## design/flow/config.mk

```make
export PLATFORM = sky130hd
export DESIGN_NAME = RISC_V
export DESIGN_NICKNAME = RISC_V
export VERILOG_FILES = /design/flow/design.v
export SDC_FILE = /design/flow/constraint.sdc
export NUM_CORES = 4
export LEC_CHECK = 0
export ABC_AREA = 1
export CAP_MARGIN = 0
export CORE_MARGIN = 2
export CORE_UTILIZATION = 72
export CTS_CLUSTER_DIAMETER = 93
export PLACE_DENSITY_LB_ADDON = 0.28
export SETUP_SLACK_MARGIN = 1.37
export SLEW_MARGIN = 20
```

## design/flow/constraint.sdc

```tcl
create_clock -name core_clock -period 5.17 [get_ports {clk}]
set_input_delay 1.0340 -clock core_clock [delete_from_list [all_inputs] [get_ports {clk}]]
set_output_delay 1.0340 -clock core_clock [all_outputs]
set_load 0.01 [all_outputs]
```

## design/flow/design.v

```verilog
`timescale 1ns/1ps
module ALU(ALUControl, a, b, zero, less_greater, w);
    parameter N = 16;
    input [2:0] ALUControl;
    input signed [N-1:0] a, b;
    output zero, less_greater;
    output reg signed [N-1:0] w;
    always @(a or b or ALUControl) begin
        case (ALUControl)
            3'b000   :  w = a + b;
            3'b001   :  w = a - b;
            3'b010   :  w = a & b;
            3'b011    :  w = a | b;
            3'b101   :  w = $signed(a) < $signed(b) ? 16'd1 : 16'd0;
            3'b100   :  w = a ^ b;
            default:  w = {N{1'bx}};
        endcase
    end
    assign zero = (~|w);
    assign less_greater = |w;
endmodule
`timescale 1ns/1ps
module ALU_Controller(func3, Branch_funct, ALUOp, ALUControl);
    input [2:0] func3;
    input [1:0] Branch_funct;
    input [1:0] ALUOp;  
    output reg [2:0] ALUControl;
    always @(ALUOp or func3 or Branch_funct)begin
        case (ALUOp)
            2'b00   : ALUControl <= 3'b000;
            2'b01   : ALUControl <= 
                        (Branch_funct == 2'b00) ? 3'b001:
                        (Branch_funct == 2'b01) ? 3'b001:
                        (Branch_funct == 2'b10) ? 3'b101: 3'bxxx;
            2'b10   : ALUControl <= 
                        (func3 == 3'b000) ? 3'b000:
                        (func3 == 3'b001)  ? 3'b001:
                        (func3 == 3'b111) ? 3'b010:
                        (func3 == 3'b110) ? 3'b011:
                        (func3 == 3'b010) ? 3'b101 : 3'bxxx;
            2'b11   : ALUControl <= 3'b000;
            default: ALUControl <= 3'b000;
        endcase
    end
endmodule
module BranchController(Branch_funct, branch, less_greater, zero, w);
    input branch, zero, less_greater;
    input [1:0] Branch_funct;
    output reg w;
    always @(Branch_funct, zero, less_greater, branch) begin
        case (Branch_funct)
            2'b00   : w <= branch && zero;
            2'b01   : w <= branch && ~zero;
            2'b10   : w <= branch && less_greater;
            default: w <= 1'b0;
        endcase
    end
endmodule
`timescale 1ns/1ps
module CRegister(in, en, rst, clk, out);
    parameter N = 16;
    input [N-1:0] in;
    input en, clk, rst;
    output reg [N-1:0] out;
    always @(posedge clk or posedge rst) begin
        if (rst)
            out <= {N{1'b0}};
        else if (en)
            out <= in;
    end
endmodule
`timescale 1ns/1ps
module ImmExtension(immSrc, data, w);
    input [2:0] immSrc;
    input [12:0] data;
    parameter [2:0] L_T = 3'b000, S_T = 3'b001,
                    B_T = 3'b010, J_T = 3'b011,
                    I_T = 3'b100;
    output reg [15:0] w;
    always @(immSrc, data) begin
        case (immSrc)
            L_T   : w <= {{9{data[12]}},data[12], data[8:6] , data[2:0]};
            S_T   : w <= {{19{data[12]}},data[12], data[5:0]};
            J_T   : w <= {{3{data[12]}},data[12], data[11:0]};
            B_T   : w <= {{11{data[12]}}, data[12], data[9], data[2:0]};
            I_T   : w <= {{9{data[12]}},data[12], data[8:6], data[2:0]};
            default: w <= 16'dx;
        endcase
    end
endmodule
`timescale 1ns/1ps
module Mux2to1(slc, a, b, w);
    parameter N = 16;
    input slc;
    input [N-1:0] a, b;
    output [N-1:0] w;
    assign w = ~slc ? a : b;
endmodule
`timescale 1ns/1ps
module Mux4to1(slc, a, b, c, d, w);
    parameter N = 16;
    input [1:0] slc;
    input [N-1:0] a, b, c, d;
    output reg [N-1:0] w;
    always @(a or b or c or d or slc) begin
        case (slc)
            2'b00  : w <= a;
            2'b01  : w <= b;
            2'b10  : w <= c;
            2'b11  : w <= d;
            default: w <= {N{1'bx}};
        endcase
    end
endmodule
`timescale 1ns/1ps
module RegisterFile(clk, regWrite,
                    readRegister1, readRegister2,
                    writeRegister, writeData,
                    readData1, readData2);
    parameter WordLen = 16;
    parameter WordCount = 16;
    input regWrite, clk;
    input [2:0] readRegister1, readRegister2, writeRegister;
    input [WordLen-1:0] writeData;
    output [WordLen-1:0] readData1, readData2;
    reg [WordLen-1:0] registerFile [0:(WordCount /2)-1];
    always @(posedge clk) begin
        if (regWrite)
            registerFile[writeRegister] <= writeData;
    end
    assign readData1 = registerFile[readRegister1];
    assign readData2 = registerFile[readRegister2];
endmodule
`timescale 1ns/1ps
module MainController(clk, rst, op,
                      PCUpdate, adrSrc, memWrite, branch,
                      IRWrite, resultSrc, ALUOp, 
                      ALUSrcA, ALUSrcB, immSrc, regWrite, jump);
    input [2:0] op;
    input clk, rst;
    output reg [1:0]  resultSrc, ALUSrcA, ALUSrcB, ALUOp;
    output reg [2:0] immSrc;
    output reg adrSrc, regWrite, memWrite, PCUpdate, branch, IRWrite, jump;
    parameter [2:0] R_T = 3'b000, L_T = 3'b001,
                    S_T = 3'b010, B_T = 3'b011,
                    J_T = 3'b100, I_T = 3'b101;
    reg [11:0] pstate;
    reg [11:0] nstate;
    always @(*) begin
        case (pstate)
            12'b000000000001   : nstate = 12'b000000000010;
            12'b000000000010  : nstate =  (op == L_T)    ? 12'b000000000100     :
                                 (op == R_T)    ? 12'b000000010000     :
                                 (op == B_T)    ? 12'b000001000000     :                                   
                                 (op == J_T)    ? 12'b000000001000     :
                                 (op == S_T)    ? 12'b000010000000     : 
                                 (op == I_T)    ? 12'b100000000001     :12'b000000000001;   
            12'b100000000001 : nstate = 12'b000000100000;
            12'b000000000100 : nstate = 12'b001000000001;
            12'b000000010000 : nstate = 12'b000000100000;
            12'b000000100000: nstate = 12'b000000000001;
            12'b000001000000 : nstate = 12'b000000000001;
            12'b000000001000 : nstate = 12'b000000000001;
            12'b000010000000 : nstate = 12'b000100000000;
            12'b000100000000: nstate = 12'b000000000001;
            12'b001000000001: nstate = 12'b010000000001;
            12'b010000000001 : nstate = 12'b000000000001;
            default: nstate = 12'b000000000001;
        endcase
    end
    always @(pstate) begin
        {resultSrc, memWrite, ALUOp, ALUSrcA, ALUSrcB, immSrc, 
                regWrite, PCUpdate, branch, IRWrite, jump, adrSrc} = 18'b0;
        case (pstate)
            12'b000000000001 : begin
                IRWrite   = 1'b1;
                adrSrc    = 1'b0;
                ALUSrcA   = 2'b00;
                ALUSrcB   = 2'b10;
                ALUOp     = 2'b00;
                resultSrc = 2'b10;
                PCUpdate  = 1'b1;
            end
            12'b000000000010: begin
                ALUSrcA   = 2'b01;
                ALUSrcB   = 2'b01;
                ALUOp     = 2'b00;
                immSrc    = 3'b010;
            end
            12'b100000000001: begin 
                ALUSrcA   = 2'b10;
                ALUSrcB   = 2'b01;
                immSrc    = 3'b100;
                ALUOp     = 2'b11;
            end
            12'b000000000100: begin 
                ALUSrcA   = 2'b10;
                ALUSrcB   = 2'b01;
                immSrc    = 3'b000;
                ALUOp     = 2'b11;
            end
            12'b001000000001: begin
                resultSrc = 2'b00;
                adrSrc    = 1'b1;
            end
            12'b010000000001: begin
                resultSrc = 2'b01;
                regWrite  = 1'b1;
            end
            12'b000000010000: begin
                ALUSrcA   = 2'b10;
                ALUSrcB   = 2'b00;
                ALUOp     = 2'b10;
            end
            12'b000001000000: begin
                ALUSrcA   = 2'b10;
                ALUSrcB   = 2'b00;
                ALUOp     = 2'b01;
                resultSrc = 2'b00;
                branch    = 1'b1;
            end
            12'b000000001000: begin
                ALUSrcA   = 2'b01;
                ALUSrcB   = 2'b01;
                ALUOp     = 2'b00;
                resultSrc = 2'b10;
                immSrc    = 3'b011;
                jump      = 1'b1;
            end
            12'b000010000000: begin
                ALUSrcA   = 2'b10;
                ALUSrcB   = 2'b01;
                ALUOp     = 2'b00;
                immSrc    = 3'b001;
            end
            12'b000100000000: begin
                resultSrc = 2'b00;
                adrSrc    = 1'b1;
                memWrite  = 1'b1;
            end
            12'b000000100000: begin
                resultSrc = 2'b00;
                regWrite  = 1'b1;
            end
        endcase
    end
    always @(posedge clk or posedge rst) begin
        if (rst)
            pstate <= 12'b000000000001;
        else
            pstate <= nstate;
    end
endmodule
`timescale 1ns/1ps
module RISC_V_Controller(clk, rst, op, func3, Branch_funct, zero,less_greater,
                    PCWrite, adrSrc, memWrite,
                    IRWrite, resultSrc, ALUControl,
                    ALUSrcA, ALUSrcB, immSrc, regWrite);
    input [2:0] op;
    input [2:0] func3;
    input [1:0] Branch_funct;
    input clk, rst, zero, less_greater;
    output PCWrite, adrSrc, memWrite, IRWrite, regWrite;
    output [1:0] resultSrc, ALUSrcA, ALUSrcB;
    output [2:0] ALUControl;
    output [2:0] immSrc;
    wire PCUpdate, branch, Branch_out, jump;
    wire[1:0] ALUOp;
    MainController mainController(
        .clk(clk), .rst(rst), .op(op),
        .PCUpdate(PCUpdate),
        .adrSrc(adrSrc), .memWrite(memWrite),
        .branch(branch), .resultSrc(resultSrc),
        .ALUSrcA(ALUSrcA), .ALUSrcB(ALUSrcB),
        .immSrc(immSrc), .regWrite(regWrite),
        .IRWrite(IRWrite), .ALUOp(ALUOp), .jump(jump)
    );
    ALU_Controller ALUController(
        .func3(func3),  .ALUOp(ALUOp), .ALUControl(ALUControl), .Branch_funct(Branch_funct)
    );    
    BranchController Branch_Control(
                                    .Branch_funct(Branch_funct), .branch(branch), .less_greater(less_greater), .zero(zero), .w(Branch_out)
                                    );
    assign PCWrite = (PCUpdate | Branch_out | jump); 
endmodule
`timescale 1ns/1ps
module RISC_V_Datapath(clk, rst, PCWrite, adrSrc, memWrite,
                    IRWrite, resultSrc, ALUControl,
                    ALUSrcA, ALUSrcB, immSrc, regWrite,
                    op, func3, Branch_funct, zero, less_greater, funct7,
                    mem_addr, mem_wdata, mem_we, mem_rdata);
    input clk, rst, PCWrite, adrSrc, memWrite, IRWrite, regWrite;
    input [1:0] resultSrc, ALUSrcA, ALUSrcB;
    input [2:0] ALUControl;
    input [2:0] immSrc;
    input  [15:0] mem_rdata;
    output [15:0] mem_addr, mem_wdata;
    output        mem_we;
    output [2:0] op;
    output [2:0] func3;
    output [1:0] Branch_funct;
    output  zero, less_greater, funct7;
    wire [15:0] Adr, PC, ReadData, OldPC;
    wire [15:0] ImmExt, instr, Data;
    wire [15:0] RD1, RD2, A, B, SrcA, SrcB;
    wire [15:0] ALUResult, ALUOut, Result;
    CRegister  PCR  (.in(Result),    .en(PCWrite), .rst(rst), .clk(clk), .out(PC));
    CRegister OldPCR(.in(PC),        .en(IRWrite), .rst(rst), .clk(clk), .out(OldPC));
    CRegister  IR   (.in(ReadData),  .en(IRWrite), .rst(rst), .clk(clk), .out(instr));
    CRegister MDR   (.in(ReadData),  .en(1'b1),    .rst(rst), .clk(clk), .out(Data));
    CRegister AR    (.in(RD1),       .en(1'b1),    .rst(rst), .clk(clk), .out(A));
    CRegister BR    (.in(RD2),       .en(1'b1),    .rst(rst), .clk(clk), .out(B));
    CRegister ALUR  (.in(ALUResult), .en(1'b1),    .rst(rst), .clk(clk), .out(ALUOut));
    Mux2to1 AdrMux(.slc(adrSrc),    .a(PC),     .b(Result), .w(Adr));
    Mux4to1 AMux     (.slc(ALUSrcA),   .a(PC),     .b(OldPC),  .c(A),         .d(16'd0),  .w(SrcA));
    Mux4to1 BMux     (.slc(ALUSrcB),   .a(B),      .b(ImmExt), .c(16'd2),     .d(16'd0),  .w(SrcB));
    Mux4to1 ResultMux(.slc(resultSrc), .a(ALUOut), .b(Data),   .c(ALUResult), .d(ImmExt), .w(Result));
    ImmExtension Extend(
        .immSrc(immSrc), .data({instr[15], instr[11:0]}), .w(ImmExt)
    );
    ALU ALU_Instance(
        .ALUControl(ALUControl), .a(SrcA), .b(SrcB), 
        .zero(zero), .less_greater(less_greater), .w(ALUResult)
    );
    assign mem_addr  = Adr;
    assign mem_wdata = B;
    assign mem_we    = memWrite;
    assign ReadData  = mem_rdata;
    RegisterFile RF(
        .clk(clk), 
        .regWrite(regWrite),
        .writeData(Result), 
        .readData1(RD1), .readData2(RD2),
        .readRegister1(instr[5:3]), 
        .readRegister2(instr[8:6]),
        .writeRegister(instr[11:9])
    );
    assign funct7 = instr[15]; 
    assign op = instr[14:12];
    assign func3 = instr[2:0];
    assign Branch_funct = instr[11:10];
endmodule
`timescale 1ns/1ps
module RISC_V(clk, rst, mem_addr, mem_wdata, mem_we, mem_rdata);
    input clk, rst;
    input  [15:0] mem_rdata;  
    output [15:0] mem_addr;   
    output [15:0] mem_wdata;  
    output        mem_we;     
    wire [2:0] func3, ALUControl;
    wire[2:0] immSrc;
    wire zero, less_greater, PCSrc, memWrite, 
         regWrite, ALUSrc, PCWrite, adrSrc, IRWrite, funct7;
    wire [1:0] resultSrc, ALUSrcA, ALUSrcB, Branch_funct;
    wire [2:0] op; 
    RISC_V_Controller CU(
        .clk(clk), .rst(rst), .op(op), 
        .func3(func3), .immSrc(immSrc), .zero(zero), 
        .less_greater(less_greater), .PCWrite(PCWrite),
        .adrSrc(adrSrc), .memWrite(memWrite), 
        .IRWrite(IRWrite), .resultSrc(resultSrc), 
        .ALUControl(ALUControl), .ALUSrcA(ALUSrcA),
        .ALUSrcB(ALUSrcB), .regWrite(regWrite),
        .Branch_funct(Branch_funct)
    );
    RISC_V_Datapath DP(
        .clk(clk), .rst(rst), .less_greater(less_greater),
        .PCWrite(PCWrite), .adrSrc(adrSrc),
        .memWrite(memWrite), .IRWrite(IRWrite), 
        .resultSrc(resultSrc), .immSrc(immSrc), 
        .ALUControl(ALUControl), .op(op),
        .ALUSrcA(ALUSrcA), .func3(func3),
        .ALUSrcB(ALUSrcB), .zero(zero),
        .regWrite(regWrite), .Branch_funct(Branch_funct), .funct7(funct7),
        .mem_addr(mem_addr), .mem_wdata(mem_wdata), .mem_we(mem_we), .mem_rdata(mem_rdata)
    );
endmodule
```

## design/flow/run.sh

```bash
#!/bin/bash
# the make line also repeats each setting of config.mk as NAME=value (left out here)
make -C /OpenROAD-flow-scripts/flow DESIGN_CONFIG=/design/flow/config.mk WORK_HOME=/design/flow/orfs CLKGATE_MAP_FILE= finish
```

==> results.cfg, run 1 <==
; physical design summary
[yosys]
yosys-top-cells-area = edfxtp_1, dfrtp_1, nand2_1, o21ai_0, inv_1
ys_ff = 252
postSynthSeqShare = 0.491
yosys_warnings = 8
synthFlopType = edfxtp_1
ys_sh_xor = 0.00495
postSynthAreaPerCell_um2 = 8.05
synthSimpleGateAreaFrac = 0.223
ys_sh_adder = 0.0506
topCombFamilyByArea = simple AND/OR/NAND/NOR gates
ys_cells = 1759
yosys_area_um2 = 14200
synthCells = 1759
ys_async_sr_fraction = 0.492
top_cells_by_count = nand2_1, inv_1, o21ai_0
ys_sh_mux = 0
syn_area_um2 = 14200
synth-edff-count = 128
yosys.area.top_type_share = 0.272
yosys.cell_count.top_type = nand2_1
yosys.area.top_type = edfxtp_1
ys_types = 42
synth_nets = 1833
synthAoiAreaFrac = 0.146

[die]
die_x_um = 144
fp.dieArea_um2 = 20800
coreArea_um2 = 19400
num_rows = 51
initial_core_util = 0.730
io_pins = 51
fp.dieH_um = 144

[clock_network]
cts_max_path_buffers = 3
cts_root_buf = clkbuf_16
h-tree-depth = 1
cts_sinks = 252
numCtsBuffers = 26
postCtsHoldBufs = 0

[run_status]
status = did not finish
failed_stage = global routing (5_1_grt)
error = [ERROR GRT-0116] Global routing finished with congestion. Check the congestion regions in the DRC Viewer.

[placement]
finalWeightedCongestion = 1.00
dp_hpwl_um = 31000
place_ws_ps = -87.6
numPortBuffers = 50

[grt]
gr-usage-all-layers = 0.744
grt-ovfl-total = 6
==> routing by layer <==
layer | GRT usage | GRT overflow
met3 | 0.612 | 1
met1 | 0.765 | 1
met4 | 0.671 | 4
met5 | 0.346 | 0
met2 | 0.896 | 0
==> stage by stage <==
step / hold WS [ps] / cell area [µm²] / std cells
floorplan: 354 / 14500 / 1759
detailed placement: 365 / 15500 / 2063
global placement: 360 / 15500 / 2063
CTS: 379 / 18000 / 2227
==> what timing repair did <==
item | in CTS
pin swaps | 83
endpoints found under the hold margin | 0
gates cloned | 3
gates resized | 264
setup endpoints to repair | 128
buffers inserted | 113
==> run 2: changes to the inputs <==
Settings changed: ABC_AREA 1 to default, CAP_MARGIN 0 to 20, CORE_UTILIZATION 72 to 56, CTS_CLUSTER_DIAMETER 93 to default, PLACE_DENSITY_LB_ADDON 0.28 to default, SETUP_SLACK_MARGIN 1.37 to 1.2.
Clock period 5.17 ns to 4.36 ns, I/O delays scaled along.
==> results.cfg, run 2 <==
; physical design summary
[run_status]
status = complete, but fails checks
violations = setup timing

[critical_path]
startpoint_type = register
crit_path_start = CU.mainController.pstate[3]
critPathBufInv = 3
path_max_fanout = 6
cp.depth = 18
reg2reg_slack_ps = -1330
reg2regPathDepth = 29
endpoint = mem_addr[12]
critPathCaptureType = output port
rr_startpoint = CU.mainController.pstate[3]
cp_top_family = AND-OR/OR-AND gates
crit_chain = nor3_2 -> inv_1 -> or3_4 -> mux2i_2 -> o21ai_2 -> ha_2 -> inv_2 -> fa_2 -> nand2b_4 -> a2111o_1 -> o21a_2 -> a31oi_4 -> o22ai_1 -> o21ai_1 -> o221ai_2 -> mux4_2 -> mux2_4 -> buf_6
crit_path_max_incr_delay_ps = 500
crit_type = reg2out
r2r-end = DP.PCR.out[7]
crit_arrival_ps = 5070
required_ps = 3490
slowest_stage = mux4_2

[yosys]
postSynthSeqShare = 0.500
ys_async_sr_fraction = 0.492
yosys.area.top_type = edfxtp_1
synthFlopType = edfxtp_1
ys_sh_adder = 0.0515
yosys.cell_count.top_type = edfxtp_1
ys_types = 89
yosys_area_um2 = 13900
synth-edff-count = 128
ys_ff = 252
yosys-top-cells-area = edfxtp_1, dfrtp_1, mux4_2, mux2_2, ha_1
ys_cells = 1050
synth_nets = 1124
ys_sh_mux = 0.220
synthAoiAreaFrac = 0.105
yosys_warnings = 8
topCombFamilyByArea = multiplexers
syn_area_um2 = 13900
synthSimpleGateAreaFrac = 0.0812
synthCells = 1050
ys_sh_xor = 0.00324
postSynthAreaPerCell_um2 = 13.2
top_cells_by_count = edfxtp_1, dfrtp_1, mux2_2
yosys.area.top_type_share = 0.277

[final_timing]
period_used_share = 1.36
rsz0062_at_grt = yes
maxSlewViolCount = 0
min_period_ps = 5940
tns_ps = -51860
max_freq_mhz = 168
hold_viol = 0
worst_pin_slew_ps = 1140
fin_ws_ps = -1580
finClkSkew_ps = 41.2
setup_viol = 81
slew_headroom = 0.243

[die]
die_x_um = 162
coreArea_um2 = 24300
fp.dieArea_um2 = 26100
io_pins = 51
fp.dieH_um = 162
initial_core_util = 0.571
num_rows = 57

[routing]
vias = 11700
drt-pass1-iter-count = 7
drtIter0Drc = 1071
viasPerCell = 6.26
diodes = 0
routed_wl_um = 47700
ant_nets = 0
drc = 0
routedWlPerCell_um = 25.6

[placement]
dp_cells = 1670
numPortBuffers = 50
finalWeightedCongestion = 0.954
placed_area_um2 = 17000
place_ws_ps = -1360
dp_hpwl_um = 30300

[flow_run]
warnings = 67
maxCapViolations = 0

[grt]
grt-ovfl-total = 0
grt_pass1_vias = 11800
grt_max_degree = 53
grt_pass1_wl_um = 69200
gr-usage-all-layers = 0.354
antenna_found_initial = 0

[power_and_ir_drop]
combinationalPowerShare = 0.010
sw_frac_of_total = 0.203
totalPowerFinal_mw = 4.91
p_leak_nw = 7.77
seq_cell_power_mw = 2.50
vdd_drop_max_uv = 409
top_power_group = sequential cells
p_seq_frac = 0.508
internal_power_mw = 3.92
power.share.clock = 0.482
p_per_area_nw_per_um2 = 244
clk-power_mw = 2.37
pg_comb_mw = 0.0500
p_sw_mw = 0.995

[clock_network]
cts_tree = done
h-tree-depth = 1
cts_sinks = 252
clock_latency_ps = 550
cts_root_buf = clkbuf_16
cts_max_path_buffers = 3
numCtsBuffers = 27
clkTransAtPathRegs_ps = 70

[finish]
flop_area_um2 = 6950
fin_nets = 1593
syn_to_final_growth_pct = 44.9
fillCellCount = 1276
final_area_um2 = 20100
fin_cells = 1864
logic_area_um2 = 7330

[worst_hold_path]
min_to = CU.mainController.pstate[10]
min-delay-start = CU.mainController.pstate[11]
hp-class = reg2reg
hold_path_depth = 0
[run 2: what timing repair did]
item / in CTS / in global routing
hold buffers: 0 / 0
gates cloned: 2 / 2
endpoints found under the setup margin: 174 / 176
setup buffers: 102 / 38
pin swaps: 73 / 61
gates resized: 220 / 116
[run 2: layer usage]
metal  vias up  share of wire  routed length [µm]  track usage
met2       617           0.49               23500        0.602
met1      5901           0.39               18400        0.469
li1       4956              -                   -            -
met5         -              0                   0            0
met4         0          0.049                2330        0.135
met3       187          0.073                3500       0.0460
[run 2: layout make-up]
class	instances	area share
clock inverters	12	0.00671
well taps	324	0.0201
clock buffers	38	0.0398
repair buffers	504	0.212
multi-input cells	669	0.364
flip-flops and latches	252	0.345
inverters	65	0.0124
[run 2: stage by stage]
| step | util | hold WS (ps) |
|---|---|---|
| final | 0.828 | 422 |
| after global routing | 0.828 | 437 |
| after global placement | 0.699 | 376 |
| after floorplan | - | 354 |
| after CTS | 0.795 | 409 |
| after detailed placement | 0.699 | 384 |
==> run 3: changes to the inputs <==
Settings changed: ABC_AREA from default to 1, CORE_UTILIZATION 56 to 66, SETUP_SLACK_MARGIN 1.2 to 1.41.
Clock period 4.36 ns to 5.45 ns, I/O delays scaled along.
==> results.cfg, run 3 <==
; physical design summary
[run_status]
status = did not finish
failed_stage = global routing (5_1_grt)

[yosys]
yosys.area.top_type_share = 0.272
postSynthSeqShare = 0.491
ys_sh_adder = 0.0506
topCombFamilyByArea = simple AND/OR/NAND/NOR gates
ys_ff = 252
yosys_area_um2 = 14200
synthAoiAreaFrac = 0.146
synthCells = 1759
ys_sh_xor = 0.00495
yosys.cell_count.top_type = nand2_1
yosys_warnings = 8
top_cells_by_count = nand2_1, inv_1, o21ai_0
synth-edff-count = 128
synthFlopType = edfxtp_1
ys_async_sr_fraction = 0.492
yosys.area.top_type = edfxtp_1
yosys-top-cells-area = edfxtp_1, dfrtp_1, nand2_1, o21ai_0, inv_1
syn_area_um2 = 14200
ys_sh_mux = 0
postSynthAreaPerCell_um2 = 8.05
ys_types = 42
ys_cells = 1759
synth_nets = 1833
synthSimpleGateAreaFrac = 0.223

[die]
io_pins = 51
die_x_um = 150
num_rows = 53
fp.dieH_um = 150
initial_core_util = 0.673
fp.dieArea_um2 = 22600
coreArea_um2 = 21000

[placement]
finalWeightedCongestion = 1.02
numPortBuffers = 50
dp_hpwl_um = 30100

[clock_network]
cts_root_buf = clkbuf_16
numCtsBuffers = 26
h-tree-depth = 1
cts_sinks = 252
cts_max_path_buffers = 3
postCtsHoldBufs = 0
## run 3: per-stage QoR
stage                      util  cell area, µm²  std cells  worst slack, ps
after CTS                 0.878           18500       2262              430
after detailed placement  0.735           15400       2067            -16.7
after global placement    0.735           15400       2067             28.7
after floorplan               -           14500       1759             1230
## run 3: what timing repair did
action                                 in CTS
pin swaps                                 128
endpoints found under the hold margin       0
cloned                                      2
setup buffers                             145
gates resized                             340
setup endpoints to repair                  72
==> run 4: changes to the inputs <==
Settings changed: ABC_AREA 1 to default, CELL_PAD_IN_SITES_DETAIL_PLACEMENT from default to 1, CELL_PAD_IN_SITES_GLOBAL_PLACEMENT from default to 3, CORE_MARGIN 2 to 4, CORE_UTILIZATION 66 to 42, CTS_CLUSTER_DIAMETER from default to 63, GPL_ROUTABILITY_DRIVEN from default to 0, GPL_TIMING_DRIVEN from default to 0, HOLD_SLACK_MARGIN from default to -0.01, MIN_ROUTING_LAYER from default to met2, PLACE_DENSITY_LB_ADDON from default to 0.25, SETUP_SLACK_MARGIN 1.41 to default, TNS_END_PERCENT from default to 35.
Clock period 5.45 ns to 4.83 ns, I/O delays scaled along.
==> results.cfg, run 4 <==
; physical design summary
[clock_network]
cts_max_path_buffers = 3
cts_tree = done
numCtsBuffers = 26
cts_root_buf = clkbuf_16
cts_sinks = 252
clock_latency_ps = 560
h-tree-depth = 1
postCtsHoldBufs = 0
clkTransAtPathRegs_ps = 60

[yosys]
yosys_area_um2 = 13900
synthAoiAreaFrac = 0.105
syn_area_um2 = 13900
topCombFamilyByArea = multiplexers
ys_ff = 252
postSynthSeqShare = 0.500
ys_sh_xor = 0.00324
yosys.area.top_type = edfxtp_1
synthSimpleGateAreaFrac = 0.0812
postSynthAreaPerCell_um2 = 13.2
synth-edff-count = 128
synthFlopType = edfxtp_1
yosys-top-cells-area = edfxtp_1, dfrtp_1, mux4_2, mux2_2, ha_1
ys_types = 89
ys_cells = 1050
ys_async_sr_fraction = 0.492
synthCells = 1050
synth_nets = 1124
yosys.area.top_type_share = 0.277
yosys_warnings = 8
ys_sh_mux = 0.220
yosys.cell_count.top_type = edfxtp_1
ys_sh_adder = 0.0515
top_cells_by_count = edfxtp_1, dfrtp_1, mux2_2

[power_and_ir_drop]
p_leak_nw = 6.11
top_power_group = sequential cells
power.share.clock = 0.456
pg_comb_mw = 0.0448
combinationalPowerShare = 0.011
p_per_area_nw_per_um2 = 242
vdd_drop_max_uv = 275
p_seq_frac = 0.534
sw_frac_of_total = 0.214
internal_power_mw = 3.32
p_sw_mw = 0.903
seq_cell_power_mw = 2.25
clk-power_mw = 1.92

[worst_hold_path]
hold_path_depth = 0
min_to = CU.mainController.pstate[10]
hp-class = reg2reg
min-delay-start = CU.mainController.pstate[11]

[final_timing]
setup_viol = 48
finClkSkew_ps = 20.8
max_freq_mhz = 156
hold_viol = 0
tns_ps = -33890
slew_headroom = 0.267
holdWs_ps = 382
maxSlewViolCount = 0
min_period_ps = 6430
rsz0062_at_grt = yes
period_used_share = 1.33
worst_pin_slew_ps = 1100
fin_ws_ps = -1600

[grt]
grt_max_degree = 76
grt-ovfl-total = 0
grt_pass1_vias = 15700
gr-usage-all-layers = 0.385
grt_pass1_wl_um = 70200
antenna_found_initial = 0

[routing]
drc = 0
drt-pass1-iter-count = 8
routed_wl_um = 48200
drtIter0Drc = 2343
ant_nets = 0
routedWlPerCell_um = 28.7
vias = 13500
viasPerCell = 8.06

[flow_run]
warnings = 65
maxCapViolations = 0

[die]
fp.dieH_um = 190
initial_core_util = 0.426
fp.dieArea_um2 = 36100
coreArea_um2 = 32600
io_pins = 51
num_rows = 66
die_x_um = 190

[finish]
final_util = 0.534
fin_nets = 1289
final_area_um2 = 17400
syn_to_final_growth_pct = 25.3

[run_status]
status = complete, but fails checks
violations = setup timing

[critical_path]
crit_path_start = CU.mainController.pstate[6]
startpoint_type = register
reg2reg_slack_ps = -820
cp.depth = 16
endpoint = mem_addr[12]
cp_top_family = AND-OR/OR-AND gates
r2r-end = DP.PCR.out[3]
crit_type = reg2out
crit_arrival_ps = 5460
required_ps = 3860
rr_startpoint = CU.mainController.pstate[6]
crit_chain = nor3_4 -> nand2_1 -> clkbuf_2 -> a21oi_2 -> inv_1 -> fa_2 -> nand2b_4 -> a2111o_1 -> o21a_4 -> a31oi_4 -> o22ai_2 -> o21ai_2 -> o221ai_2 -> mux4_2 -> mux2_4 -> buf_6
reg2regPathDepth = 24
slowest_stage = mux4_2
path_max_fanout = 10
critPathBufInv = 3
crit_path_max_incr_delay_ps = 550
critPathCaptureType = output port

[placement]
place_ws_ps = -2040
dp_hpwl_um = 32600
numPortBuffers = 50
placed_area_um2 = 15100
## run 4: metrics by stage
stage	cells	power, mW
finish	1678	4.22
global route	1677	4.33
CTS	1652	4.20
detailed placement	1543	2.34
global placement	1542	2.33
floorplan	1050	2.31
## run 4: routing by layer
layer  global-route usage  wire, µm
met5                0.122       410
met4               0.0504      4080
met3                0.497     18800
met2                0.493     24900
met1                    -         0
## run 4: cell type report
type / count / area [µm²]
buffer: 57 / 364
clock buffer: 36 / 729
tap: 442 / 553
antenna: 1 / 2.50
sequential: 252 / 6960
clock inverter: 12 / 62.6
inverter: 65 / 253
fill: 3202 / 15200
multi-input combinational: 669 / 7220
timing repair buffer: 144 / 1270
## run 4: what timing repair did
item,4_1_cts,5_1_grt
buffers inserted,73,28
endpoints found under the hold margin,0,0
resized,159,90
setup endpoints to repair,113,96
pin swaps,38,51
gates cloned,1,0
==> run 5: changes to the inputs <==
Settings changed: CELL_PAD_IN_SITES_DETAIL_PLACEMENT 1 to default, CELL_PAD_IN_SITES_GLOBAL_PLACEMENT 3 to default, CORE_MARGIN 4 to 2, CORE_UTILIZATION 42 to 64, CTS_CLUSTER_DIAMETER 63 to default, GPL_ROUTABILITY_DRIVEN 0 to default, GPL_TIMING_DRIVEN 0 to default, HOLD_SLACK_MARGIN -0.01 to default, MIN_ROUTING_LAYER met2 to default, PLACE_DENSITY_LB_ADDON 0.25 to default, TNS_END_PERCENT 35 to default.
Clock period 4.83 ns to 5.47 ns, I/O delays scaled along.
==> results.cfg, run 5 <==
; physical design summary
[yosys]
ys_sh_mux = 0.220
yosys.cell_count.top_type = edfxtp_1
yosys.area.top_type_share = 0.277
postSynthSeqShare = 0.500
ys_types = 89
ys_sh_xor = 0.00324
ys_ff = 252
synthSimpleGateAreaFrac = 0.0812
ys_async_sr_fraction = 0.492
postSynthAreaPerCell_um2 = 13.2
yosys_area_um2 = 13900
synth-edff-count = 128
yosys.area.top_type = edfxtp_1
synthFlopType = edfxtp_1
yosys-top-cells-area = edfxtp_1, dfrtp_1, mux4_2, mux2_2, ha_1
syn_area_um2 = 13900
top_cells_by_count = edfxtp_1, dfrtp_1, mux2_2
synth_nets = 1124
ys_cells = 1050
synthAoiAreaFrac = 0.105
topCombFamilyByArea = multiplexers
ys_sh_adder = 0.0515
yosys_warnings = 8
synthCells = 1050

[routing]
routedWlPerCell_um = 31.4
ant_nets = 0
vias = 11900
routed_wl_um = 51800
drt-pass1-iter-count = 5
drc = 0
viasPerCell = 7.24
diodes = 0
drtIter0Drc = 1655

[die]
initial_core_util = 0.657
die_x_um = 151
fp.dieArea_um2 = 22900
num_rows = 53
coreArea_um2 = 21200
fp.dieH_um = 151
io_pins = 51

[power_and_ir_drop]
combinationalPowerShare = 0.010
vdd_drop_max_uv = 396
p_sw_mw = 0.876
clk-power_mw = 1.85
seq_cell_power_mw = 1.99
p_seq_frac = 0.513
pg_comb_mw = 0.0379
sw_frac_of_total = 0.226
p_per_area_nw_per_um2 = 211
top_power_group = sequential cells
p_leak_nw = 6.82
internal_power_mw = 3.00
power.share.clock = 0.477

[critical_path]
crit_chain = nor3_2 -> inv_1 -> or3_4 -> buf_12 -> buf_4 -> mux2i_1 -> o21ai_1 -> ha_1 -> or3_1 -> a311oi_1 -> o21ai_2 -> o21ai_1 -> nand4_1 -> buf_4 -> mux4_2 -> mux2_4 -> buf_6
startpoint_type = register
crit_path_start = CU.mainController.pstate[7]
required_ps = 4380
cp_top_family = multiplexers
critPathBufInv = 5
critPathCaptureType = output port
endpoint = mem_addr[14]
path_max_fanout = 11
slowest_stage = mux4_2
crit_path_max_incr_delay_ps = 490
reg2reg_slack_ps = -670
crit_type = reg2out
rr_startpoint = CU.mainController.pstate[7]
crit_arrival_ps = 5370
cp.depth = 17
reg2regPathDepth = 29
r2r-end = DP.PCR.out[12]

[finish]
final_area_um2 = 18400
final_util = 0.868
fillCellCount = 879
flop_area_um2 = 6950
fin_nets = 1428
syn_to_final_growth_pct = 32.1
logic_area_um2 = 7140

[run_status]
status = complete, but fails checks
violations = setup timing

[clock_network]
cts_root_buf = clkbuf_16
cts_sinks = 252
h-tree-depth = 1
clkTransAtPathRegs_ps = 70
numCtsBuffers = 25
cts_max_path_buffers = 3
clock_latency_ps = 570
cts_tree = done

[grt]
grt_pass1_wl_um = 71300
grt_max_degree = 62
antenna_found_initial = 0
gr-usage-all-layers = 0.429
grt_pass1_vias = 11700
grt-ovfl-total = 0

[worst_hold_path]
hp-class = reg2reg
hold_path_depth = 0
min-delay-start = CU.mainController.pstate[11]
min_to = CU.mainController.pstate[10]

[final_timing]
period_used_share = 1.18
max_freq_mhz = 155
holdWs_ps = 411
maxSlewViolCount = 0
fin_ws_ps = -997
tns_ps = -19730
slew_headroom = 0.180
rsz0062_at_grt = yes
min_period_ps = 6470
worst_pin_slew_ps = 1230
finClkSkew_ps = 29.9
hold_viol = 0
setup_viol = 31

[placement]
finalWeightedCongestion = 0.963
place_ws_ps = -673
numPortBuffers = 50
dp_hpwl_um = 29700
placed_area_um2 = 16200

[flow_run]
maxCapViolations = 0
warnings = 67
==> run 5: timing repair <==
item,4_1_cts,5_1_grt
endpoints found under the setup margin,16,32
hold buffers,0,0
setup buffers,50,18
cloned,1,0
gates resized,187,68
pin swaps,52,44
==> run 5: final cells by class <==
class / count / area share
flip-flops and latches: 252 / 0.379
multi-input cells: 669 / 0.389
well taps: 275 / 0.0187
clock inverters: 6 / 0.00286
clock buffers: 40 / 0.0432
repair buffers: 341 / 0.154
inverters: 65 / 0.0134
==> run 5: metal layers <==
metal	track usage	vias up	routed length, µm
met3	0.0771	331	6480
met2	0.685	1148	24300
li1	-	4616	-
met4	0.243	0	3740
met5	0	-	0
met1	0.559	5832	17300
==> run 5: metrics by stage <==
stage                     total power [mW]  instances
after floorplan                       2.04       1050
after global placement                2.06       1537
after detailed placement              2.06       1537
after CTS                             3.80       1633
after global routing                  3.92       1648
final                                 3.87       1648
==> run 6: changes to the inputs <==
Settings changed: ABC_AREA from default to 1, CAP_MARGIN 20 to 35, CORE_MARGIN 2 to 4, CORE_UTILIZATION 64 to 44, CTS_CLUSTER_DIAMETER from default to 393, CTS_CLUSTER_SIZE from default to 19, GPL_ROUTABILITY_DRIVEN from default to 0, GPL_TIMING_DRIVEN from default to 0, MAX_ROUTING_LAYER from default to met5, MIN_ROUTING_LAYER from default to met2, PLACE_DENSITY_LB_ADDON from default to 0.18, TNS_END_PERCENT from default to 100.
Clock period 5.47 ns to 9.51 ns, I/O delays scaled along.
==> results.cfg, run 6 <==
; physical design summary
[run_status]
status = complete, no violations

[die]
fp.dieArea_um2 = 35100
coreArea_um2 = 31600
initial_core_util = 0.447
fp.dieH_um = 187
die_x_um = 187
io_pins = 51
num_rows = 65

[flow_run]
warnings = 62
maxCapViolations = 0

[yosys]
postSynthAreaPerCell_um2 = 8.05
synth-edff-count = 128
yosys.cell_count.top_type = nand2_1
synthCells = 1759
ys_async_sr_fraction = 0.492
ys_cells = 1759
yosys-top-cells-area = edfxtp_1, dfrtp_1, nand2_1, o21ai_0, inv_1
synthSimpleGateAreaFrac = 0.223
synthAoiAreaFrac = 0.146
yosys.area.top_type = edfxtp_1
ys_ff = 252
yosys.area.top_type_share = 0.272
topCombFamilyByArea = simple AND/OR/NAND/NOR gates
yosys_warnings = 8
postSynthSeqShare = 0.491
yosys_area_um2 = 14200
top_cells_by_count = nand2_1, inv_1, o21ai_0
syn_area_um2 = 14200
ys_sh_adder = 0.0506
synth_nets = 1833
ys_sh_mux = 0
synthFlopType = edfxtp_1
ys_sh_xor = 0.00495
ys_types = 42

[clock_network]
postCtsHoldBufs = 0
cts_tree = done
cts_resized = 0
clock_latency_ps = 520
postCtsSetupRepairBufs = 0
clkTransAtPathRegs_ps = 90
numCtsBuffers = 17
h-tree-depth = 1
cts_max_path_buffers = 3
cts_sinks = 252
cts_root_buf = clkbuf_16

[grt]
grt_max_degree = 74
grt-ovfl-total = 0
grt_pass1_wl_um = 72100
antenna_found_initial = 0
gr-usage-all-layers = 0.391
grt_pass1_vias = 18300

[final_timing]
slew_headroom = 0.379
finClkSkew_ps = 30.8
rsz0062_at_grt = no
maxSlewViolCount = 0
setup_viol = 0
holdWs_ps = 368
min_period_ps = 8480
tns_ps = 0
period_used_share = 0.891
hold_viol = 0
worst_pin_slew_ps = 929
max_freq_mhz = 118

[critical_path]
crit_chain = nor2_1 -> inv_1 -> nor2_1 -> inv_1 -> clkbuf_1 -> o221ai_1 -> inv_1 -> ha_1 -> inv_1 -> a21oi_1 -> nand2_1 -> nand2_1 -> nand2_1 -> nand2_1 -> nand3_1 -> nand3_1 -> nand3_1 -> a22oi_1 -> nand3_1 -> nand2_1 -> nand2_1 -> clkdlybuf4s50_1
cp.depth = 22
cp_common_cell = nand2_1
reg2reg_slack_ps = 3700
slowest_stage = nor2_1
critPathBufInv = 6
critPathCaptureType = output port
crit_path_start = CU.mainController.pstate[8]
startpoint_type = register
cp_top_family = simple AND/OR/NAND/NOR gates
reg2regPathDepth = 26
rr_startpoint = CU.mainController.pstate[8]
required_ps = 7610
r2r-end = DP.PCR.out[7]
crit_type = reg2out
crit_path_max_incr_delay_ps = 660
crit_arrival_ps = 6580
path_max_fanout = 10
endpoint = mem_addr[11]

[power_and_ir_drop]
combinationalPowerShare = 0.011
totalPowerFinal_mw = 1.90
vdd_drop_max_uv = 164
clk-power_mw = 0.739
seq_cell_power_mw = 1.14
p_leak_nw = 6.88
sw_frac_of_total = 0.216
top_power_group = sequential cells
internal_power_mw = 1.49
p_seq_frac = 0.600
pg_comb_mw = 0.0205
power.share.clock = 0.389
p_sw_mw = 0.412
p_per_area_nw_per_um2 = 120

[routing]
viasPerCell = 7.80
drt-pass1-iter-count = 16
vias = 17500
routedWlPerCell_um = 21.3
ant_nets = 0
diodes = 0
drc = 0
drtIter0Drc = 5270
routed_wl_um = 48000

[finish]
final_util = 0.499
fin_cells = 2249
fin_nets = 1911
syn_to_final_growth_pct = 11.5
fillCellCount = 3071

[worst_hold_path]
hold_path_depth = 0
min-delay-start = CU.mainController.pstate[7]
hp-class = reg2reg
min_to = CU.mainController.pstate[11]

[placement]
dp_cells = 2215
numPortBuffers = 50
dp_hpwl_um = 35600
-- run 6: layout make-up --
cell class / count / area, µm² / share of cell area
plain buffers: 81 / 353 / 0.0224
clock buffers: 28 / 467 / 0.0296
clock inverters: 1 / 16.3 / 0.00103
inverters: 225 / 850 / 0.0538
multi-input cells: 1201 / 6030 / 0.382
flip-flops and latches: 252 / 6950 / 0.440
well taps: 402 / 503 / 0.0319
repair buffers: 59 / 616 / 0.0390
-- run 6: per-layer routing --
metal | up-vias | wire length (µm) | GRT usage
li1 | 5904 | - | -
met1 | 6078 | 0 | -
met2 | 4688 | 22500 | 0.492
met3 | 854 | 18100 | 0.483
met4 | 14 | 7100 | 0.0964
met5 | - | 262 | 0.141
-- run 6: through the flow --
step,instance area (µm²),setup WS (ps)
after floorplan,14200,4150
after global placement,15200,1980
after detailed placement,15200,1910
after CTS,15700,1360
after global routing,15800,771
final,15800,1030
==> run 7: changes to the inputs <==
Settings changed: CORE_MARGIN 4 to 2, CORE_UTILIZATION 44 to 72, CTS_CLUSTER_DIAMETER 393 to 234, CTS_CLUSTER_SIZE 19 to 40, GPL_ROUTABILITY_DRIVEN 0 to default, GPL_TIMING_DRIVEN 0 to 1, MIN_ROUTING_LAYER met2 to default, PLACE_DENSITY_LB_ADDON 0.18 to 0.28, SETUP_SLACK_MARGIN from default to 1.37.
Clock period 9.51 ns to 5.34 ns, I/O delays scaled along.
==> results.cfg, run 7 <==
; physical design summary
[run_status]
status = did not finish
failed_stage = global routing (5_1_grt)
error = [ERROR GRT-0232] Routing congestion too high. Check the congestion heatmap in the GUI.

[clock_network]
cts_max_path_buffers = 3
numCtsBuffers = 10
cts_sinks = 252
cts_root_buf = clkbuf_16
h-tree-depth = 1

[yosys]
topCombFamilyByArea = simple AND/OR/NAND/NOR gates
syn_area_um2 = 14200
synthCells = 1759
synth-edff-count = 128
postSynthAreaPerCell_um2 = 8.05
ys_types = 42
ys_cells = 1759
ys_sh_xor = 0.00495
yosys.area.top_type = edfxtp_1
top_cells_by_count = nand2_1, inv_1, o21ai_0
yosys_warnings = 8
ys_sh_mux = 0
ys_async_sr_fraction = 0.492
yosys_area_um2 = 14200
yosys-top-cells-area = edfxtp_1, dfrtp_1, nand2_1, o21ai_0, inv_1
ys_sh_adder = 0.0506
postSynthSeqShare = 0.491
synthSimpleGateAreaFrac = 0.223
yosys.cell_count.top_type = nand2_1
synthFlopType = edfxtp_1
yosys.area.top_type_share = 0.272
synth_nets = 1833
synthAoiAreaFrac = 0.146
ys_ff = 252

[placement]
dp_hpwl_um = 30900
place_ws_ps = 45.1
numPortBuffers = 50
placed_area_um2 = 15500
finalWeightedCongestion = 1.08

[die]
num_rows = 51
fp.dieArea_um2 = 20800
initial_core_util = 0.730
coreArea_um2 = 19400
fp.dieH_um = 144
io_pins = 51
die_x_um = 144

[grt]
grt-ovfl-total = 100
gr-usage-all-layers = 0.798
-- run 7: routing by layer --
| metal | overflow | track usage |
|---|---|---|
| met1 | 2 | 0.796 |
| met2 | 61 | 0.949 |
| met3 | 6 | 0.665 |
| met4 | 31 | 0.789 |
| met5 | 0 | 0.363 |
-- run 7: what timing repair did --
action,in CTS
resized,267
pin swaps,95
endpoints found under the setup margin,82
hold buffers,0
buffers inserted,112
cloned,4
-- run 7: stage by stage --
| step | util | std cells |
|---|---|---|
| 2_1_floorplan | - | 1759 |
| 3_3_place_gp | 0.798 | 2062 |
| 3_5_place_dp | 0.798 | 2062 |
| 4_1_cts | 0.901 | 2194 |
==> run 8: changes to the inputs <==
Settings changed: CAP_MARGIN 35 to 20, CORE_UTILIZATION 72 to 66, CTS_CLUSTER_DIAMETER 234 to default, CTS_CLUSTER_SIZE 40 to 33, GPL_TIMING_DRIVEN 1 to default, MAX_ROUTING_LAYER met5 to default, PLACE_DENSITY_LB_ADDON 0.28 to default, SETUP_SLACK_MARGIN 1.37 to -0.43, TNS_END_PERCENT 100 to default.
Clock period 5.34 ns to 5.32 ns, I/O delays scaled along.
==> results.cfg, run 8 <==
; physical design summary
[power_and_ir_drop]
internal_power_mw = 3.09
pg_comb_mw = 0.0363
p_per_area_nw_per_um2 = 236
p_sw_mw = 0.788
vdd_drop_max_uv = 366
sw_frac_of_total = 0.203
p_seq_frac = 0.527
top_power_group = sequential cells
p_leak_nw = 7.45
totalPowerFinal_mw = 3.88
combinationalPowerShare = 0.009
power.share.clock = 0.464
seq_cell_power_mw = 2.04
clk-power_mw = 1.80

[routing]
viasPerCell = 6.17
drt-pass1-iter-count = 7
vias = 13200
routedWlPerCell_um = 21.2
diodes = 0
routed_wl_um = 45300
drc = 0
ant_nets = 0
drtIter0Drc = 1853

[critical_path]
crit_type = reg2out
path_max_fanout = 17
crit_path_max_incr_delay_ps = 480
r2r-end = DP.PCR.out[4]
required_ps = 4260
endpoint = mem_addr[13]
critPathBufInv = 5
rr_startpoint = CU.mainController.pstate[9]
crit_path_start = CU.mainController.pstate[9]
cp_common_cell = nand2_1
reg2regPathDepth = 31
cp.depth = 25
startpoint_type = register
slowest_stage = clkdlybuf4s50_1
crit_arrival_ps = 4540
critPathCaptureType = output port
reg2reg_slack_ps = 870
cp_top_family = simple AND/OR/NAND/NOR gates

[finish]
final_area_um2 = 16500
fin_nets = 1917
final_util = 0.783
syn_to_final_growth_pct = 16.3

[clock_network]
cts_root_buf = clkbuf_16
cts_tree = done
h-tree-depth = 1
clock_latency_ps = 550
cts_sinks = 252
cts_max_path_buffers = 3
numCtsBuffers = 25
postCtsHoldBufs = 0
clkTransAtPathRegs_ps = 60

[worst_hold_path]
hold_path_depth = 0
hp-class = reg2reg
min_to = CU.mainController.pstate[11]
min-delay-start = CU.mainController.pstate[7]

[yosys]
postSynthSeqShare = 0.491
yosys-top-cells-area = edfxtp_1, dfrtp_1, nand2_1, o21ai_0, inv_1
ys_sh_adder = 0.0506
syn_area_um2 = 14200
yosys.cell_count.top_type = nand2_1
yosys_warnings = 8
synthSimpleGateAreaFrac = 0.223
ys_async_sr_fraction = 0.492
ys_sh_mux = 0
ys_types = 42
ys_sh_xor = 0.00495
top_cells_by_count = nand2_1, inv_1, o21ai_0
ys_ff = 252
synthCells = 1759
yosys_area_um2 = 14200
yosys.area.top_type = edfxtp_1
topCombFamilyByArea = simple AND/OR/NAND/NOR gates
synthAoiAreaFrac = 0.146
yosys.area.top_type_share = 0.272
ys_cells = 1759
synth-edff-count = 128
synth_nets = 1833
synthFlopType = edfxtp_1
postSynthAreaPerCell_um2 = 8.05

[final_timing]
finClkSkew_ps = 22.4
rsz0062_at_grt = yes
hold_viol = 0
slew_headroom = 0.419
max_freq_mhz = 178
maxSlewViolCount = 0
min_period_ps = 5600
holdWs_ps = 378
setup_viol = 8
fin_ws_ps = -285
period_used_share = 1.05
worst_pin_slew_ps = 871

[run_status]
status = complete, but fails checks
violations = setup timing

[grt]
grt_util_met2 = 0.649
gr-usage-all-layers = 0.402
grt_max_degree = 82
grt_pass1_vias = 12800
grt-busiest-layer = met2
use_met3 = 0.0806
grt-ovfl-total = 0
grt_pass1_wl_um = 68800
met1_usage = 0.504
antenna_found_initial = 0

[die]
initial_core_util = 0.673
io_pins = 51
fp.dieH_um = 150
coreArea_um2 = 21000
fp.dieArea_um2 = 22600
die_x_um = 150
num_rows = 53

[placement]
placed_area_um2 = 15300
place_ws_ps = 107
numPortBuffers = 50
finalWeightedCongestion = 0.956
dp_hpwl_um = 30400

[flow_run]
warnings = 68
maxCapViolations = 0
run 8: repair_timing:
action / CTS / global route
endpoints found under the setup margin: 6 / 15
gates resized: 10 / 66
gates cloned: 0 / 1
pin swaps: 0 / 5
buffers inserted: 0 / 3
run 8: per-layer routing:
layer  vias up  wire [µm]
li1       5959          -
met1      6063      15700
met2       940      21300
met3       218       5340
met4         0       2970
met5         -          0
run 8: layout make-up:
type,instances,area (µm²)
sequential,252,6950
clock buffer,39,759
clock inverter,7,78.8
multi-input combinational,1201,6270
inverter,225,851
fill,1406,4560
timing repair inverter,1,7.51
timing repair buffer,137,1200
tap,275,344
run 8: metrics by stage:
| stage | TNS (ps) | std cells |
|---|---|---|
| after floorplan | 0 | 1759 |
| after global placement | 0 | 2087 |
| after detailed placement | 0 | 2087 |
| after CTS | -4920 | 2133 |
| after global routing | -4760 | 2137 |
| final | -974 | 2137 |
==> run 9: changes to the inputs <==
Settings changed: CAP_MARGIN 20 to 10, CELL_PAD_IN_SITES_DETAIL_PLACEMENT from default to 1, CORE_MARGIN 2 to 4, CORE_UTILIZATION 66 to 72, CTS_CLUSTER_DIAMETER from default to 393, CTS_CLUSTER_SIZE 33 to 19, GPL_ROUTABILITY_DRIVEN from default to 0, GPL_TIMING_DRIVEN from default to 1, HOLD_SLACK_MARGIN from default to 0.3, MAX_ROUTING_LAYER from default to met4, MIN_ROUTING_LAYER from default to met1, PLACE_DENSITY_LB_ADDON from default to 0.18, SETUP_SLACK_MARGIN -0.43 to 0.13, SLEW_MARGIN 20 to 0, TNS_END_PERCENT from default to 55.
Clock period 5.32 ns to 9.51 ns, I/O delays scaled along.
==> results.cfg, run 9 <==
; physical design summary
[die]
io_pins = 51
coreArea_um2 = 19400
die_x_um = 148
fp.dieH_um = 148
fp.dieArea_um2 = 22000
initial_core_util = 0.730
num_rows = 51

[yosys]
synthFlopType = edfxtp_1
ys_async_sr_fraction = 0.492
yosys_warnings = 8
ys_sh_xor = 0.00495
postSynthSeqShare = 0.491
yosys_area_um2 = 14200
synthCells = 1759
yosys.cell_count.top_type = nand2_1
synthAoiAreaFrac = 0.146
topCombFamilyByArea = simple AND/OR/NAND/NOR gates
ys_types = 42
yosys.area.top_type_share = 0.272
ys_cells = 1759
yosys.area.top_type = edfxtp_1
top_cells_by_count = nand2_1, inv_1, o21ai_0
syn_area_um2 = 14200
synthSimpleGateAreaFrac = 0.223
yosys-top-cells-area = edfxtp_1, dfrtp_1, nand2_1, o21ai_0, inv_1
ys_sh_mux = 0
ys_sh_adder = 0.0506
synth_nets = 1833
synth-edff-count = 128
ys_ff = 252
postSynthAreaPerCell_um2 = 8.05

[run_status]
error = [ERROR DPL-0033] detailed placement checks failed during check placement.
status = did not finish
failed_stage = detailed placement (3_5_place_dp)

[placement]
numPortBuffers = 50
## run 9: through the flow
| step | power, mW | area [µm²] | std cells | hold slack, ps | setup WS, ps |
|---|---|---|---|---|---|
| after global placement | 1.19 | 14800 | 2014 | 383 | 2590 |
| after floorplan | 1.17 | 14200 | 1759 | 354 | 4150 |
==> run 10: changes to the inputs <==
Settings changed: CAP_MARGIN 10 to 20, CELL_PAD_IN_SITES_DETAIL_PLACEMENT 1 to default, CORE_MARGIN 4 to 2, CORE_UTILIZATION 72 to 69, CTS_CLUSTER_DIAMETER 393 to 95, CTS_CLUSTER_SIZE 19 to 15, GPL_ROUTABILITY_DRIVEN 0 to default, GPL_TIMING_DRIVEN 1 to default, HOLD_SLACK_MARGIN 0.3 to default, MAX_ROUTING_LAYER met4 to default, MIN_ROUTING_LAYER met1 to default, PLACE_DENSITY_LB_ADDON 0.18 to 0.29, SETUP_SLACK_MARGIN 0.13 to -0.37, SLEW_MARGIN 0 to 20, TNS_END_PERCENT 55 to default.
Clock period 9.51 ns to 4.86 ns, I/O delays scaled along.
==> results.cfg, run 10 <==
; physical design summary
[run_status]
status = complete, but fails checks
violations = setup timing

[yosys]
synth_nets = 1833
ys_cells = 1759
yosys_warnings = 8
topCombFamilyByArea = simple AND/OR/NAND/NOR gates
synthAoiAreaFrac = 0.146
synth-edff-count = 128
top_cells_by_count = nand2_1, inv_1, o21ai_0
yosys_area_um2 = 14200
ys_types = 42
yosys-top-cells-area = edfxtp_1, dfrtp_1, nand2_1, o21ai_0, inv_1
synthCells = 1759
ys_sh_mux = 0
postSynthSeqShare = 0.491
syn_area_um2 = 14200
ys_sh_xor = 0.00495
ys_async_sr_fraction = 0.492
yosys.area.top_type_share = 0.272
synthSimpleGateAreaFrac = 0.223
yosys.area.top_type = edfxtp_1
ys_sh_adder = 0.0506
yosys.cell_count.top_type = nand2_1
synthFlopType = edfxtp_1
ys_ff = 252
postSynthAreaPerCell_um2 = 8.05

[final_timing]
tns_ps = -3080
holdWs_ps = 384
min_period_ps = 5200
slew_headroom = 0.353
period_used_share = 1.07
fin_ws_ps = -338
finClkSkew_ps = 28.7
rsz0062_at_grt = yes
hold_viol = 0
maxSlewViolCount = 0
worst_pin_slew_ps = 960
max_freq_mhz = 192
setup_viol = 15

[power_and_ir_drop]
combinationalPowerShare = 0.011
clk-power_mw = 1.58
power.share.clock = 0.409
internal_power_mw = 3.05
p_seq_frac = 0.580
pg_comb_mw = 0.0410
totalPowerFinal_mw = 3.85
top_power_group = sequential cells
p_per_area_nw_per_um2 = 222
seq_cell_power_mw = 2.23
sw_frac_of_total = 0.207
vdd_drop_max_uv = 333
p_sw_mw = 0.797
p_leak_nw = 7.80

[placement]
numPortBuffers = 50
dp_hpwl_um = 32000
finalWeightedCongestion = 0.991
placed_area_um2 = 16000

[die]
num_rows = 52
io_pins = 51
initial_core_util = 0.702
fp.dieH_um = 147
coreArea_um2 = 20200
die_x_um = 147
fp.dieArea_um2 = 21700

[critical_path]
rr_startpoint = CU.mainController.pstate[7]
slowest_stage = dfrtp_1
required_ps = 3890
crit_path_start = CU.mainController.pstate[8]
path_max_fanout = 7
crit_type = reg2out
cp.depth = 24
critPathBufInv = 5
endpoint = mem_addr[13]
crit_arrival_ps = 4230
reg2regPathDepth = 32
cp_top_family = simple AND/OR/NAND/NOR gates
critPathCaptureType = output port
crit_path_max_incr_delay_ps = 410
cp_common_cell = nand2_1
crit_chain = nor2_2 -> buf_4 -> nor2_2 -> nand2_1 -> nor2_1 -> o21ai_2 -> inv_1 -> nand2_1 -> o21ai_2 -> ha_4 -> buf_4 -> nand2_1 -> buf_4 -> nor3_1 -> nand2_1 -> nand2_1 -> nand2_1 -> nand3_1 -> nand3_2 -> a21oi_2 -> nand3_2 -> nand2_1 -> nand2_1 -> dlygate4sd2_1
r2r-end = DP.PCR.out[12]
reg2reg_slack_ps = 230
startpoint_type = register

[finish]
fin_nets = 2024
final_util = 0.859
syn_to_final_growth_pct = 22.4
final_area_um2 = 17300
fillCellCount = 1060

[routing]
diodes = 0
drt-pass1-iter-count = 10
routedWlPerCell_um = 23.6
vias = 14700
drtIter0Drc = 2530
ant_nets = 0
routed_wl_um = 52700
viasPerCell = 6.59
drc = 0

[grt]
met1_usage = 0.583
grt_pass1_wl_um = 78000
grt_max_degree = 82
grt-ovfl-total = 0
grt-busiest-layer = met2
antenna_found_initial = 1
grt_pass1_vias = 14200
use_met3 = 0.107
grt_util_met2 = 0.754
gr-usage-all-layers = 0.467

[clock_network]
cts_max_path_buffers = 3
cts_root_buf = clkbuf_16
h-tree-depth = 1
numCtsBuffers = 20
cts_sinks = 252
cts_tree = done
clkTransAtPathRegs_ps = 70
clock_latency_ps = 520
postCtsHoldBufs = 0

[worst_hold_path]
min-delay-start = CU.mainController.pstate[7]
hold_path_depth = 0
hp-class = reg2reg
min_to = CU.mainController.pstate[11]

[flow_run]
maxCapViolations = 0
warnings = 63
run 10: layer usage:
metal / up-vias / part of all wire
met5: - / 0.00030
met4: 2 / 0.093
met3: 458 / 0.15
met2: 1465 / 0.44
met1: 6622 / 0.32
li1: 6166 / -
run 10: stage by stage:
| stage | instances | setup slack [ps] |
|---|---|---|
| floorplan | 1759 | 425 |
| global placement | 2177 | -226 |
| detailed placement | 2177 | -351 |
| CTS | 2218 | -368 |
| global route | 2234 | -535 |
| finish | 2234 | -338 |
run 10: final cells by class:
class / instances / area, µm² / share of cell area
Clock inverter: 1 / 5.00 / 0.000289
Sequential cell: 252 / 6950 / 0.401
Tap cell: 270 / 338 / 0.0195
Inverter: 225 / 851 / 0.0491
Timing Repair Buffer: 250 / 1980 / 0.114
Multi-Input combinational cell: 1201 / 6630 / 0.383
Clock buffer: 35 / 578 / 0.0334
run 10: what timing repair did:
action	in CTS	in global routing
resized	65	136
setup buffers	5	20
pin swaps	5	39
endpoints found under the setup margin	15	16
endpoints found under the hold margin	0	0
==> run 11: changes to the inputs <==
Settings changed: CORE_UTILIZATION 69 to 51, CTS_CLUSTER_DIAMETER 95 to default, CTS_CLUSTER_SIZE 15 to default, PLACE_DENSITY_LB_ADDON 0.29 to default, SETUP_SLACK_MARGIN -0.37 to default.
Clock period 4.86 ns to 4.96 ns, I/O delays scaled along.
==> results.cfg, run 11 <==
; physical design summary
[die]
coreArea_um2 = 27100
fp.dieArea_um2 = 29100
num_rows = 60
io_pins = 51
initial_core_util = 0.522
fp.dieH_um = 171
die_x_um = 171

[finish]
fin_nets = 2107
syn_to_final_growth_pct = 31.6
fillCellCount = 2184
final_util = 0.687
fin_cells = 2425
final_area_um2 = 18600

[flow_run]
maxCapViolations = 0
warnings = 65

[clock_network]
cts_root_buf = clkbuf_16
numCtsBuffers = 27
clkTransAtPathRegs_ps = 60
h-tree-depth = 1
clock_latency_ps = 550
cts_sinks = 252
cts_tree = done
postCtsHoldBufs = 0
cts_max_path_buffers = 3

[critical_path]
crit_path_start = CU.mainController.pstate[9]
endpoint = DP.RF.registerFile[3][14]
startpoint_type = register
slowest_stage = dfrtp_1
crit_path_max_incr_delay_ps = 370
reg2regPathDepth = 37
r2r-end = DP.RF.registerFile[3][14]
required_ps = 5260
crit_type = reg2reg
critPathBufInv = 20
rr_startpoint = CU.mainController.pstate[9]
reg2reg_slack_ps = -140
cp_top_family = buffers and inverters
path_max_fanout = 9
crit_arrival_ps = 5400
critPathCaptureType = register
cp.depth = 37
cp_common_cell = buf_4

[yosys]
yosys.area.top_type = edfxtp_1
synthSimpleGateAreaFrac = 0.223
synthAoiAreaFrac = 0.146
yosys_warnings = 8
ys_cells = 1759
yosys.area.top_type_share = 0.272
postSynthAreaPerCell_um2 = 8.05
ys_async_sr_fraction = 0.492
synthFlopType = edfxtp_1
synthCells = 1759
top_cells_by_count = nand2_1, inv_1, o21ai_0
ys_sh_adder = 0.0506
yosys-top-cells-area = edfxtp_1, dfrtp_1, nand2_1, o21ai_0, inv_1
ys_types = 42
synth-edff-count = 128
topCombFamilyByArea = simple AND/OR/NAND/NOR gates
ys_sh_xor = 0.00495
yosys_area_um2 = 14200
yosys.cell_count.top_type = nand2_1
syn_area_um2 = 14200
postSynthSeqShare = 0.491
synth_nets = 1833
ys_ff = 252
ys_sh_mux = 0

[power_and_ir_drop]
clk-power_mw = 2.02
p_seq_frac = 0.515
internal_power_mw = 3.42
sw_frac_of_total = 0.196
seq_cell_power_mw = 2.19
p_leak_nw = 8.34
pg_comb_mw = 0.0401
power.share.clock = 0.476
totalPowerFinal_mw = 4.26
vdd_drop_max_uv = 273
p_sw_mw = 0.834
top_power_group = sequential cells
combinationalPowerShare = 0.009
p_per_area_nw_per_um2 = 228

[worst_hold_path]
hold_path_depth = 0
min_to = CU.mainController.pstate[11]
min-delay-start = CU.mainController.pstate[7]
hp-class = reg2reg

[routing]
viasPerCell = 5.49
drc = 0
routedWlPerCell_um = 19.4
vias = 13300
routed_wl_um = 47100
drt-pass1-iter-count = 6
ant_nets = 0
drtIter0Drc = 1254
diodes = 0

[final_timing]
tns_ps = -2340
setup_viol = 32
min_period_ps = 5100
fin_ws_ps = -142
hold_viol = 0
rsz0062_at_grt = yes
holdWs_ps = 382
worst_pin_slew_ps = 849
finClkSkew_ps = 19.9
max_freq_mhz = 196
slew_headroom = 0.434
maxSlewViolCount = 0
period_used_share = 1.03

[grt]
grt_pass1_vias = 13000
grt-ovfl-total = 0
gr-usage-all-layers = 0.323
grt_max_degree = 108
grt_pass1_wl_um = 71100
antenna_found_initial = 0

[run_status]
status = complete, but fails checks
violations = setup timing

[placement]
placed_area_um2 = 16200
numPortBuffers = 50
dp_cells = 2287
finalWeightedCongestion = 0.987
dp_hpwl_um = 31600
place_ws_ps = -322
## run 11: cell type report
| type | count | area, µm² | area share |
|---|---|---|---|
| repair buffers | 326 | 2590 | 0.139 |
| inverters | 225 | 857 | 0.0460 |
| clock buffers | 39 | 761 | 0.0408 |
| multi-input cells | 1201 | 6870 | 0.369 |
| well taps | 372 | 465 | 0.0250 |
| flip-flops and latches | 252 | 6950 | 0.373 |
| clock inverters | 10 | 134 | 0.00719 |
## run 11: timing repair
action                                  in CTS  in global routing
endpoints found under the setup margin      16                 43
resized                                    216                 86
buffers inserted                            70                 20
pin swaps                                   58                 41
endpoints found under the hold margin        0                  0
## run 11: per-layer routing
metal,vias up,global-route usage,part of all wire
met5,-,0,0
met4,0,0.143,0.044
met3,107,0.0349,0.062
met2,487,0.536,0.48
met1,6382,0.429,0.42
li1,6340,-,-
No activity file was given, so power comes from the tool's default toggle rates.
